==> inputs of run H <==
==> flow/design.v <==
module alu(opcode, operand_1, operand_2, result, nzcv_old, nzcv, c_from_shifter, isWriteback);
parameter N = 32; 
input[3:0] opcode;	 
input wire [N-1:0] operand_1;  
input wire [N-1:0] operand_2;
input wire[3:0] nzcv_old;  
input wire c_from_shifter; 
output reg isWriteback;  
output reg[N-1:0] result;  
output reg [3:0] nzcv; 	 
reg cin;
reg cout;
reg[N-1:0] neg;
always @(*) begin
	cin = 0;
	cout = 0;
	neg = 0;
	nzcv= nzcv_old;
	case(opcode)
		4'd0: begin
			result = operand_1 & operand_2;
			nzcv[1] = c_from_shifter;
			isWriteback = 1;
		end
		4'd1: begin
			result = operand_1 ^ operand_2;
			isWriteback = 1;
			nzcv[1] = c_from_shifter;
		end
		4'd2: begin
			neg = -operand_2;
			{cin, result[N-2:0]} = operand_1[N-2:0]+neg[N-2:0]; 
			{cout, result[N-1]} = cin+ operand_1[N-1]+neg[N-1];
			nzcv[1]  = cout;	 
			nzcv[0] = cin^cout;  
			isWriteback = 1;
		end
		4'd3: begin
			neg = -operand_1;
			{cin, result[N-2:0]} = operand_2[N-2:0]+neg[N-2:0]; 
			{cout, result[N-1]} = cin+ operand_2[N-1]+neg[N-1];
			nzcv[1]  = cout;	 
			nzcv[0] = cin^cout;  
			isWriteback = 1;
		end
		4'd4: begin
			{cin, result[N-2:0]} = operand_1[N-2:0]+operand_2[N-2:0]; 
			{cout, result[N-1]} = cin+ operand_1[N-1]+operand_2[N-1];
			nzcv[1]  = cout;	 
			nzcv[0] = cin^cout;  
			isWriteback = 1;
		end
		4'd5: begin
			{cin, result[N-2:0]} = operand_1[N-2:0]+operand_2[N-2:0]+nzcv_old[1]; 
			{cout, result[N-1]} = cin+ operand_1[N-1]+operand_2[N-1];
			nzcv[1]  = cout;	 
			nzcv[0] = cin^cout;  
			isWriteback = 1;
		end
		4'd6: begin
			neg = -operand_2;
			{cin, result[N-2:0]} = operand_1[N-2:0]+neg[N-2:0]+nzcv_old[1]-1; 
			{cout, result[N-1]} = cin+ operand_1[N-1]+neg[N-1];
			nzcv[1]  = cout;	 
			nzcv[0] = cin^cout;  
			isWriteback = 1;
		end
		4'd7: begin
			neg = -operand_1;
			{cin, result[N-2:0]} = operand_2[N-2:0]+neg[N-2:0]+nzcv_old[1]-1; 
			{cout, result[N-1]} = cin+ operand_2[N-1]+neg[N-1];
			nzcv[1]  = cout;	 
			nzcv[0] = cin^cout;  
			isWriteback = 1;
		end
		4'd8: begin
			result = operand_1 & operand_2;
			isWriteback = 0;
			nzcv[1] = c_from_shifter;
		end
		4'd9: begin
			result = operand_1 ^ operand_2;
			isWriteback = 0;
			nzcv[1] = c_from_shifter;
		end
		4'd10: begin
			neg = -operand_2;
			{cin, result[N-2:0]} = operand_1[N-2:0]+neg[N-2:0]; 
			{cout, result[N-1]} = cin+ operand_1[N-1]+neg[N-1];
			nzcv[1]  = cout;	 
			nzcv[0] = cin^cout;  
			isWriteback = 0;
		end
		4'd11: begin
			{cin, result[N-2:0]} = operand_1[N-2:0]+operand_2[N-2:0]; 
			{cout, result[N-1]} = cin+ operand_1[N-1]+operand_2[N-1];
			nzcv[1]  = cout;	 
			nzcv[0] = cin^cout;  
			isWriteback = 0;
		end
		4'd12: begin
			result = operand_1 | operand_2;
			isWriteback = 1;
			nzcv[1] = c_from_shifter;
		end
		4'd13: begin
			result = operand_2;
			isWriteback = 1;
			nzcv[1] =c_from_shifter;
		end
		4'd14: begin
			result = operand_1 & (~operand_2);
			isWriteback = 1;
			nzcv[1] =c_from_shifter;
		end
		4'd15: begin
			result = ~operand_2;
			isWriteback = 1;
			nzcv[1] = c_from_shifter;
		end
	endcase
	nzcv[3] = result[N-1]; 	 
	nzcv[2] = (result == 0);  
end
endmodule
module bshift(instr_bit_25,imm_value, Rm, Rs, operand2, cin, c_to_alu, direct_data, use_shifter);
	parameter n=32;
	input [n-1:0] direct_data;
	input use_shifter;
	input instr_bit_25;  
	input [11:0] imm_value;  
	input [n-1:0] Rm;
	input [n-1:0] Rs;
	output [n-1:0] operand2;  
	input cin;
	output reg c_to_alu;
	wire instr_bit_25;
	wire [11:0] imm_value;
	reg [n-1:0] in;
	reg [n-1:0] out;
	reg [7:0] shiftby;  
	reg [n-1:0] junk;
	assign operand2 =(use_shifter==1)?out:direct_data ;
	always @* begin 
		in = 0;
		shiftby = 0;
		junk = 0;
		out = 0;
		c_to_alu = 0;
		if (instr_bit_25) begin
			in[n-1:8] = 0;
			in[7:0] = imm_value[7:0];
			shiftby[0]=0;
			shiftby[7:4]=4'd0;
			shiftby[4:1] = imm_value[11:8];
			{junk,out} = {in,in} >> shiftby[7:0];
			if(shiftby[7:0]==0) c_to_alu = cin;
			else c_to_alu = out[31];
		end
		else begin  
			if(imm_value[6:4] == 0) begin
				in = Rm;
				{c_to_alu,out} = {cin ,in} << imm_value[11:7];
			end
			if(imm_value[6:4] == 3'd1) begin
				in = Rm;
				shiftby[7:0] = Rs[7:0];
				{c_to_alu,out} = {cin,in} << shiftby[7:0];
			end
			if(imm_value[6:4] == 3'd2) begin
				in = Rm;
				{out, c_to_alu} = {in,cin} >> imm_value[11:7];
			end
			if(imm_value[6:4] == 3'd3) begin
				in = Rm;
				shiftby[7:0] = Rs[7:0];
				{out, c_to_alu} = {in,cin} >> shiftby[7:0];
			end
			if(imm_value[6:4] == 3'd4) begin
				in = Rm;
				if(in[n-1]){junk,out, c_to_alu} = {32'hFFFFFFFF,in,cin} >> imm_value[11:7];
				else {out, c_to_alu} = {in,cin} >> imm_value[11:7];
			end
			if(imm_value[6:4] == 3'd5) begin
				in = Rm;
				shiftby[7:0] = Rs[7:0];
				if(in[n-1]) {junk,out, c_to_alu} = {32'hFFFFFFFF,in,cin} >> shiftby[7:0];
				else {out,c_to_alu} = {in,cin} >> shiftby[7:0];
			end
			if((imm_value[6:4] == 3'd6)&&(imm_value[11:7]!=5'd0)) begin
				in = Rm;
				{junk,out,c_to_alu} = {in,in,cin} >> imm_value[11:7];
			end
			if(imm_value[6:4] == 3'd7) begin
				in=Rm;
				shiftby[7:0] = Rs[7:0];
				{junk,out,c_to_alu} = {in,in,cin} >> shiftby[4:0];  
			end
			if((imm_value[6:4] == 3'd6)&&(imm_value[11:7]==5'd0)) begin
				in= Rm;
				{out, c_to_alu} = {cin, in};
			end
		end
	end
endmodule 
module cond ( nzcv,  condition_code, will_this_be_executed);
input wire[3:0] nzcv;
input wire[3:0] condition_code;
output reg will_this_be_executed;
always @* begin
case(condition_code)
	0: begin	 
	if(nzcv[2] == 1)  will_this_be_executed = 1;
	else will_this_be_executed = 0;	
	end
	1: begin  
	if(nzcv[2] == 0)  will_this_be_executed = 1;
	else will_this_be_executed = 0;	
	end
	2: begin  
	if(nzcv[1] == 1)  will_this_be_executed = 1;
	else will_this_be_executed = 0;	
	end	
	3: begin  
	if(nzcv[1] == 0)  will_this_be_executed = 1;
	else will_this_be_executed = 0;	
	end	
	4: begin  
	if(nzcv[3] == 1)  will_this_be_executed = 1;
	else will_this_be_executed = 0;	
	end	
	5: begin  
	if(nzcv[3] == 0)  will_this_be_executed = 1;
	else will_this_be_executed = 0;	
	end	
	6: begin  
	if(nzcv[0] == 1)  will_this_be_executed = 1;
	else will_this_be_executed = 0;	
	end	
	7: begin  
	if(nzcv[0] == 0)  will_this_be_executed = 1;
	else will_this_be_executed = 0;	
	end	
	8: begin  
	if(nzcv[1] == 1 && nzcv[2] == 0)  will_this_be_executed = 1;
	else will_this_be_executed = 0;	
	end	
	9: begin  
	if(nzcv[1] == 0 && nzcv[2] == 1)  will_this_be_executed = 1;
	else will_this_be_executed = 0;	
	end	
	10: begin  
	if(nzcv[3] == nzcv[0])  will_this_be_executed = 1;
	else will_this_be_executed = 0;	
	end	
	11: begin  
	if(nzcv[3] != nzcv[0])  will_this_be_executed = 1;
	else will_this_be_executed = 0;	
	end	
	12: begin  
	if(nzcv[2] == 0 && nzcv[3] == nzcv[0])  will_this_be_executed = 1;
	else will_this_be_executed = 0;	
	end	
	13: begin  
	if(nzcv[2] == 0 || nzcv[3] != nzcv[0])  will_this_be_executed = 1;
	else will_this_be_executed = 0;	
	end	
	14: begin  
	will_this_be_executed = 1;	
	end	
	15: begin  
	will_this_be_executed = 1;
	end
endcase
end
endmodule
module multiplier(    Rs, Rm, result  );
parameter N = 32; 
output wire[N-1:0] result;
input wire[N-1:0] Rs;
input wire[N-1:0] Rm;
assign result = Rm*Rs;
endmodule
module inst_decode(ir, instr_type);
input wire [31:0] ir;
output reg[3:0] instr_type;
always@* begin
	instr_type = 9;
	if(ir[27] == 1 && ir[26] ==1) instr_type = 12;
	if(ir[27] == 1 && ir[26] == 0) begin
		if(ir[25] == 0) instr_type = 10;
		else if(ir[25] == 1) instr_type = 11;
	end
	if(ir[27] == 0 && ir[26] == 1) begin
		if(ir[25] == 0) instr_type = 8;
		else begin
			if(ir[4] == 1) instr_type = 9;
			if(ir[4] == 0) instr_type = 8;
		end
	end
	if(ir[27] == 0 && ir[26] == 0) begin
		if(ir[25] == 1) instr_type = 7;
		else begin
			if(ir[11:8] == 4'b1111 && ir[7:4] == 4'b0001) instr_type = 2;
			else if( (( ir[7] ==1) && (ir[4] == 1)) == 0) instr_type = 7;
			else if( ir[6] == 1) instr_type = 6;
			else if( ir[6] == 0 && ir[5] == 1 && ir[22] == 1) instr_type = 5;
			else if( ir[6] == 0 && ir[5] == 1 && ir[22] == 1) instr_type = 4;
			else if( ir[6] == 0 && ir[5] == 0 && ir[24] == 1) instr_type = 3;
			else if( ir[6] == 0 && ir[5] == 0 && ir[24] == 0 && ir[23] ==1) instr_type = 1;
			else if( ir[6] == 0 && ir[5] == 0 && ir[24] == 0 && ir[23] ==0) instr_type = 0;
		end
	end
end
endmodule
module arm7_execute (
	input             clk,
	input      [31:0] instr_i,   
	input      [31:0] rn_i,      
	input      [31:0] rd_i,      
	input      [31:0] rs_i,      
	input      [31:0] rm_i,      
	input      [31:0] pc_i,      
	input      [3:0]  nzcv_i,    
	output reg [31:0] result_o,
	output reg [3:0]  nzcv_o,
	output reg        wb_o,
	output reg        exec_o
);
localparam T_MULTIPLY          = 4'd0;
localparam T_DATA_PROCESSING   = 4'd7;
localparam T_LOAD_STORE        = 4'd8;
localparam T_BRANCH            = 4'd11;
localparam OP_SUB              = 4'd2;
localparam OP_ADD              = 4'd4;
reg [31:0] instr_q, rn_q, rd_q, rs_q, rm_q, pc_q;
reg [3:0]  nzcv_q;
always @(posedge clk) begin
	instr_q <= instr_i;
	rn_q    <= rn_i;
	rd_q    <= rd_i;
	rs_q    <= rs_i;
	rm_q    <= rm_i;
	pc_q    <= pc_i;
	nzcv_q  <= nzcv_i;
end
wire [3:0]  instr_type;
wire [31:0] mult_result;
wire [31:0] shifter_result;
wire        c_to_alu;
wire [31:0] alu_result;
wire [3:0]  alu_nzcv;
wire        alu_is_writeback;
wire        will_this_be_executed;
reg        use_shifter;
reg [31:0] alu_operand_1;
reg [31:0] alu_operand_2;
reg [3:0]  alu_opcode;
inst_decode InstructionDecoder(
	.ir(instr_q),
	.instr_type(instr_type)
);
multiplier Multiplier(
	.Rs(rs_q),
	.Rm(rm_q),
	.result(mult_result)
);
always @(*) begin
	alu_operand_2 = 0;
	case (instr_type)
		T_DATA_PROCESSING: begin
			alu_operand_1 = rn_q;
			use_shifter = 1;
			alu_opcode = instr_q[24:21];
		end
		T_MULTIPLY: begin
			alu_operand_1 = (instr_q[21] == 1) ? rd_q : 32'd0;	 
			alu_operand_2 = mult_result;
			use_shifter = 0;
			alu_opcode = OP_ADD;
		end
		T_BRANCH: begin
			alu_operand_1 = pc_q - 4;
			alu_operand_2 = (instr_q[23] == 1) ? {6'b111111, instr_q[23:0], 2'b00} : {6'b000000, instr_q[23:0], 2'b00};
			use_shifter = 0;
			alu_opcode = OP_ADD;
		end
		T_LOAD_STORE: begin
			alu_operand_1 = rn_q;
			use_shifter = 1;
			alu_opcode = (instr_q[23] == 1) ? OP_ADD : OP_SUB;
		end
		default: begin
			alu_operand_1 = rn_q;
			use_shifter = 1;
			alu_opcode = OP_ADD;
		end
	endcase
end
bshift BarrelShifter(
	.instr_bit_25(instr_q[25]),
	.imm_value(instr_q[11:0]),
	.Rs(rs_q),
	.Rm(rm_q),
	.cin(nzcv_q[1]),
	.direct_data(alu_operand_2),
	.use_shifter(use_shifter),
	.operand2(shifter_result),
	.c_to_alu(c_to_alu)
);
alu ALU(
	.opcode(alu_opcode),
	.operand_1(alu_operand_1),
	.operand_2(shifter_result),
	.nzcv_old(nzcv_q),
	.c_from_shifter(c_to_alu),
	.result(alu_result),
	.nzcv(alu_nzcv),
	.isWriteback(alu_is_writeback)
);
cond conditionFieldChecker(
	.nzcv(nzcv_q),
	.condition_code(instr_q[31:28]),
	.will_this_be_executed(will_this_be_executed)
);
always @(posedge clk) begin
	result_o <= alu_result;
	nzcv_o   <= alu_nzcv;
	wb_o     <= alu_is_writeback;
	exec_o   <= will_this_be_executed;
end
endmodule
==> flow/run.sh <==
#!/bin/bash
# the make line also repeats each setting of config.mk as NAME=value (left out here)
make -C /OpenROAD-flow-scripts/flow DESIGN_CONFIG=/design/flow/config.mk WORK_HOME=/design/flow/orfs CLKGATE_MAP_FILE= finish
==> flow/config.mk <==
export PLATFORM = sky130hd
export DESIGN_NAME = arm7_execute
export DESIGN_NICKNAME = arm7_execute
export VERILOG_FILES = /design/flow/design.v
export SDC_FILE = /design/flow/constraint.sdc
export NUM_CORES = 4
export LEC_CHECK = 0
export CAP_MARGIN = 20
export CELL_PAD_IN_SITES_DETAIL_PLACEMENT = 1
export CELL_PAD_IN_SITES_GLOBAL_PLACEMENT = 1
export CORE_ASPECT_RATIO = 0.84
export CORE_MARGIN = 7
export CORE_UTILIZATION = 61
export CTS_CLUSTER_DIAMETER = 111
export HOLD_SLACK_MARGIN = -0.03
export MIN_ROUTING_LAYER = met2
export PLACE_DENSITY = 0.79
export SETUP_SLACK_MARGIN = 1.18
export SLEW_MARGIN = 15
export TNS_END_PERCENT = 25
==> flow/constraint.sdc <==
create_clock -name core_clock -period 13.0 [get_ports {clk}]
set_input_delay 2.6000 -clock core_clock [delete_from_list [all_inputs] [get_ports {clk}]]
set_output_delay 2.6000 -clock core_clock [all_outputs]
set_load 0.01 [all_outputs]
==> inputs of run M, as changes to run H <==
Settings changed: CELL_PAD_IN_SITES_DETAIL_PLACEMENT 1 to unset, CELL_PAD_IN_SITES_GLOBAL_PLACEMENT 1 to unset, CORE_ASPECT_RATIO 0.84 to unset, CORE_MARGIN 7 to 2, CORE_UTILIZATION 61 to 59, CTS_CLUSTER_DIAMETER 111 to unset, HOLD_SLACK_MARGIN -0.03 to unset, MIN_ROUTING_LAYER met2 to unset, PLACE_DENSITY 0.79 to unset, SETUP_SLACK_MARGIN 1.18 to unset, SLEW_MARGIN 15 to 20, TNS_END_PERCENT 25 to unset.
==> flow/constraint.sdc (replaced) <==
create_clock -name core_clock -period 7.03 [get_ports {clk}]
set_input_delay 1.4060 -clock core_clock [delete_from_list [all_inputs] [get_ports {clk}]]
set_output_delay 1.4060 -clock core_clock [all_outputs]
set_load 0.01 [all_outputs]
==> Changelog: implementation <==
## Flow update

* Status: did not finish
* Failing step: clock tree synthesis
* Log Error: [ERROR DPL-0033] detailed placement checks failed during check placement.
* Die area at 79900 um^2
* Setup Slack @ Placement at -0.5772 ns
* Starting Density at 0.6146
* Core area at 71620 um^2
* Die X-Extent at 307.1 um
* Dpl hpwl at 191500 um
* Die height at 260.2 um
* Dpl cells at 6652
That was run H.
==> Changelog: implementation <==
## Flow update

* Starting Density at 0.5932
* Failing step: global routing
* Die height at 277.1 um
* Setup Slack @ Placement at -4.722 ns
* Log Error: [ERROR GRT-0232] Routing congestion too high. Check the congestion heatmap in the GUI.
* Status: did not finish
* Core area at 74200 um^2
That was run M.
